==> run a <==
==> flow/design.v <==
module maindec(
	input	[ 5:0]	op,
	output			memtoreg, memwrite, branch, alusrc, regdst, regwrite, jump,
	output	[ 1:0]	aluop,
	output			mulORreg, pcORreg, hilo, dstOR31, jr, wehi, welo,
	input [5:0] funct);
	reg 	[ 15:0]	controls;
	assign {regwrite, regdst, alusrc, branch, memwrite, memtoreg, jump, aluop, 
				mulORreg, pcORreg, hilo, dstOR31, jr, wehi, welo} = controls;
	always @(*)
		case(op)
			6'b000000: begin
						  case(funct)
								6'b011001: controls <= 16'b0000000000000011;  
								6'b010010: controls <= 16'b1100000001010000;  
								6'b010000: controls <= 16'b1100000001000000;  
								6'b001000: controls <= 16'b0000000000000100;  
								default:	controls <=   16'b1100000100000000;    
						  endcase
						  end
			6'b100011: controls <= 16'b1010010000000000;  
			6'b101011: controls <= 16'b0010100000000000;  
			6'b000100: controls <= 16'b0001000010000000;  
			6'b001000: controls <= 16'b1010000000000000;  
			6'b000010: controls <= 16'b0000001000000000;  
			6'b000011: controls <= 16'b1000001000101000;  
			default:   controls <= 16'bxxxxxxxxxxxxxxxx;  
		endcase
endmodule
module aludec(
	input		[5:0]	funct,
	input		[1:0]	aluop,
	output reg	[2:0]	alucontrol );
	always @(*)
		case(aluop)
			2'b00: alucontrol <= 3'b010;   
			2'b01: alucontrol <= 3'b110;   
			default: case(funct)           
				6'b100000: alucontrol <= 3'b010;  
				6'b100010: alucontrol <= 3'b110;  
				6'b100100: alucontrol <= 3'b000;  
				6'b100101: alucontrol <= 3'b001;  
				6'b101010: alucontrol <= 3'b111;  
				default:   alucontrol <= 3'bxxx;  
			endcase
		endcase
endmodule
module alu(
	input		[31:0]	a, b, 
	input		[ 2:0]	alucont, 
	output reg	[31:0]	result,
	output			zero );
	wire	[31:0]	b2, sum, slt;
	assign b2 = alucont[2] ? ~b:b; 
	assign sum = a + b2 + alucont[2];
	assign slt = sum[31];
	always@(*)
		case(alucont[1:0])
			2'b00: result <= a & b;
			2'b01: result <= a | b;
			2'b10: result <= sum;
			2'b11: result <= slt;
		endcase
	assign zero = (result == 32'b0);
endmodule
module multiplier(
   input [31:0] a, b,
	output [63:0] c);
	assign c = a * b;
endmodule
module adder(
	input	[31:0]	a, b,
	output	[31:0]	y );
	assign y = a + b;
endmodule
module sl2(
	input	[31:0]	a,
	output	[31:0]	y );
	assign y = {a[29:0], 2'b00};
endmodule
module signext(
	input	[15:0]	a,
	output	[31:0]	y );
	assign y = {{16{a[15]}}, a};
endmodule
module Dreg(
   input clk, reset, we,
	input [31:0] d,
	output reg [31:0] q
);
	always@(posedge clk, posedge reset)
		if(reset) q <= 32'b0;
		else 
				if(we) q <= d;
				else q <= q;
endmodule
module flopr #(parameter WIDTH = 8) (
	input					clk, reset,
	input		[WIDTH-1:0]	d, 
	output reg	[WIDTH-1:0]	q);
	always @(posedge clk, posedge reset)
		if (reset) q <= 0;
		else       q <= d;
endmodule
module mux2 #(parameter WIDTH = 8) (
	input	[WIDTH-1:0]	d0, d1, 
	input				s, 
	output	[WIDTH-1:0]	y );
	assign y = s ? d1 : d0; 
endmodule
module regfile(	
	input			clk, 
	input			we3, 
	input 	[ 4:0]	ra1, ra2, wa3, 
	input	[31:0] 	wd3, 
	output 	[31:0] 	rd1, rd2,
	input	[ 4:0] 	ra4,
	output 	[31:0] 	rd4);
	reg		[31:0]	rf[31:0];
    always @(posedge clk)
        if (we3)
			if (~ wa3[4])
				rf[{0,wa3[3:0]}] <= wd3;
			else
				rf[{1,wa3[3:0]}] <= wd3;
	assign rd1 = (ra1 != 0) ? rf[ra1[4:0]] : 0;
	assign rd2 = (ra2 != 0) ? rf[ra2[4:0]] : 0;
	assign rd4 = (ra4 != 0) ? rf[ra4[4:0]] : 0;
endmodule
module controller(
	input	[5:0]	op, funct,
	input			zero,
	output			memtoreg, memwrite, pcsrc, alusrc, regdst, regwrite, jump,
	output	[2:0]	alucontrol,
	output			mulORreg, pcORreg, hilo, dstOR31, jr, wehi, welo);
	wire	[1:0]	aluop;
	wire			branch;
	maindec	md(op, memtoreg, memwrite, branch, alusrc, regdst, regwrite, jump, aluop,
					mulORreg, pcORreg, hilo, dstOR31, jr, wehi, welo, funct);
	aludec	ad(funct, aluop, alucontrol);
	assign pcsrc = branch & zero;
endmodule
module datapath(
	input			clk, reset, memtoreg, pcsrc, alusrc, regdst, regwrite, jump,
	input	[2:0]	alucontrol,
	output			zero,
	output	[31:0]	pc,
	input	[31:0]	instr,
	output	[31:0]	aluout, writedata,
	input	[31:0]	readdata,
	input	[ 4:0]	dispSel,
	output	[31:0]	dispDat,
	input mulORreg, pcORreg, hilo, dstOR31, jr, wehi, welo);
	wire [4:0]  writereg, writereg_result;
	wire [31:0] pcnext, pcnextbr, pcplus4, pcbranch, signimm, signimmsh, srca, srcb, memtoreg_result;
	wire[63:0] product;
	wire [31:0] outHi, outLo, outHiLo, mulORreg_result, pcORreg_result, jrmux_result;
	flopr #(32) pcreg(clk, reset, jrmux_result, pc);
	adder       pcadd1(pc, 32'b100, pcplus4);
	sl2         immsh(signimm, signimmsh);
	adder       pcadd2(pcplus4, signimmsh, pcbranch);
	mux2 #(32)  pcbrmux(pcplus4, pcbranch, pcsrc, pcnextbr);
	mux2 #(32)  pcmux(pcnextbr, {pcplus4[31:28], instr[25:0], 2'b00}, jump, pcnext);
	mux2 #(32)  JRmux(pcnext, srca, jr, jrmux_result);
	regfile		rf(clk, regwrite, instr[25:21], instr[20:16], writereg, pcORreg_result, srca, writedata, dispSel, dispDat);
	mux2 #(5)	wrmux(instr[20:16], instr[15:11], regdst, writereg_result);
	mux2 #(5)	dst31Mux(writereg_result, 5'd31, dstOR31, writereg);
	mux2 #(32)	resmux(aluout, readdata, memtoreg, memtoreg_result);
	mux2 #(32) mulregMux(memtoreg_result, outHiLo, mulORreg, mulORreg_result);
	mux2 #(32) PCregMux(mulORreg_result, pcplus4, pcORreg, pcORreg_result);
	signext		se(instr[15:0], signimm);
	mux2 #(32)	srcbmux(writedata, signimm, alusrc, srcb);
	alu			alu(srca, srcb, alucontrol, aluout, zero);
	multiplier mul(srca, srcb, product);
	Dreg dhi(clk, reset, wehi, product[63:32], outHi);
	Dreg dlo(clk, reset, welo, product[31:0], outLo);
	mux2 #(32) HiLomux(outHi, outLo, hilo, outHiLo);
endmodule
module mips(
	input        	clk, reset,
	output	[31:0]	pc,
	input 	[31:0]	instr,
	output			memwrite,
	output	[31:0]	aluout, writedata,
	input 	[31:0]	readdata,
	input	[ 4:0]	dispSel,
	output	[31:0]	dispDat );
	wire 			memtoreg, pcsrc, zero, alusrc, regdst, regwrite, jump;
	wire	[2:0] 	alucontrol;
	wire			mulORreg, pcORreg, hilo, dstOR31, jr, wehi, welo;
	controller c(instr[31:26], instr[5:0], zero,
				memtoreg, memwrite, pcsrc,
				alusrc, regdst, regwrite, jump,
				alucontrol,
				mulORreg, pcORreg, hilo, dstOR31, jr, wehi, welo);
	datapath dp(clk, reset, memtoreg, pcsrc,
				alusrc, regdst, regwrite, jump,
				alucontrol, zero, pc, instr, aluout, 
				writedata, readdata, dispSel, dispDat,
				mulORreg, pcORreg, hilo, dstOR31, jr, wehi, welo);
endmodule
==> flow/run.sh <==
#!/bin/bash
# the make line also repeats each setting of config.mk as NAME=value (left out here)
make -C /OpenROAD-flow-scripts/flow DESIGN_CONFIG=/design/flow/config.mk WORK_HOME=/design/flow/orfs CLKGATE_MAP_FILE= finish
==> flow/config.mk <==
export PLATFORM = sky130hd
export DESIGN_NAME = mips
export DESIGN_NICKNAME = mips
export VERILOG_FILES = /design/flow/design.v
export SDC_FILE = /design/flow/constraint.sdc
export NUM_CORES = 4
export LEC_CHECK = 0
export ABC_AREA = 1
export CAP_MARGIN = 35
export CELL_PAD_IN_SITES_DETAIL_PLACEMENT = 2
export CELL_PAD_IN_SITES_GLOBAL_PLACEMENT = 2
export CORE_ASPECT_RATIO = 1.51
export CORE_MARGIN = 7
export CORE_UTILIZATION = 20
export GPL_TIMING_DRIVEN = 0
export MAX_ROUTING_LAYER = met4
export MIN_ROUTING_LAYER = met1
export PLACE_DENSITY_LB_ADDON = 0.1
export SLEW_MARGIN = 20
export TNS_END_PERCENT = 15
==> flow/constraint.sdc <==
create_clock -name core_clock -period 12.0 [get_ports {clk}]
set_input_delay 2.4000 -clock core_clock [delete_from_list [all_inputs] [get_ports {clk}]]
set_output_delay 2.4000 -clock core_clock [all_outputs]
set_load 0.01 [all_outputs]
==> run b: changes against run a <==
Settings changed: ABC_AREA 1 to not set, CAP_MARGIN 35 to 20, CELL_PAD_IN_SITES_DETAIL_PLACEMENT 2 to not set, CELL_PAD_IN_SITES_GLOBAL_PLACEMENT 2 to not set, CORE_ASPECT_RATIO 1.51 to not set, CORE_MARGIN 7 to 2, CORE_UTILIZATION 20 to 66, CTS_CLUSTER_SIZE set to 47, GPL_TIMING_DRIVEN 0 to not set, MAX_ROUTING_LAYER met4 to not set, MIN_ROUTING_LAYER met1 to not set, PLACE_DENSITY_LB_ADDON 0.1 to not set, TNS_END_PERCENT 15 to not set.
==> flow/constraint.sdc (replaced) <==
create_clock -name core_clock -period 6.4 [get_ports {clk}]
set_input_delay 1.2800 -clock core_clock [delete_from_list [all_inputs] [get_ports {clk}]]
set_output_delay 1.2800 -clock core_clock [all_outputs]
set_load 0.01 [all_outputs]
==> run c: changes against run a <==
Settings changed: ABC_AREA 1 to 0, CAP_MARGIN 35 to 20, CELL_PAD_IN_SITES_DETAIL_PLACEMENT 2 to not set, CELL_PAD_IN_SITES_GLOBAL_PLACEMENT 2 to 1, CORE_MARGIN 7 to 2, CORE_UTILIZATION 20 to 57, GPL_ROUTABILITY_DRIVEN set to 0, GPL_TIMING_DRIVEN 0 to not set, MAX_ROUTING_LAYER met4 to not set, PLACE_DENSITY set to 0.67, PLACE_DENSITY_LB_ADDON 0.1 to not set, SETUP_SLACK_MARGIN set to 3.08, TNS_END_PERCENT 15 to not set.
==> flow/constraint.sdc (replaced) <==
create_clock -name core_clock -period 10.8 [get_ports {clk}]
set_input_delay 2.1600 -clock core_clock [delete_from_list [all_inputs] [get_ports {clk}]]
set_output_delay 2.1600 -clock core_clock [all_outputs]
set_load 0.01 [all_outputs]
==> comparison table <==
                                                                 run c                     run a           run b
Worst path slowest cell                        sky130_fd_sc_hd__mux4_2     sky130_fd_sc_hd__fa_2               -
Number of vias in the routed layout                              77.6k                      132k               -
Critical Path Sink                                        dp.dhi.q[29]              dp.dhi.q[16]               -
Status                                        finished with violations  finished with violations  did not finish
Last stage reached                                                   -                         -  global routing
Layout check failures                                     setup timing              setup timing               -
Distinct cells, synth                                               94                        65              94
R2R depth                                                           37                        37               -
Fill cell instance count of the final layout                     12.2k                     58.1k               -
Crit Reg-Reg Endpoint                                     dp.dhi.q[29]              dp.dhi.q[27]               -
Number of standard cells after synthesis                          7931                     12.7k            7931
Detailed route wirelength on metal3                            53.3 mm                    125 mm               -
Final design utilization                                         0.699                     0.279               -
Maximum buffer depth of the clock tree                               3                         4               3
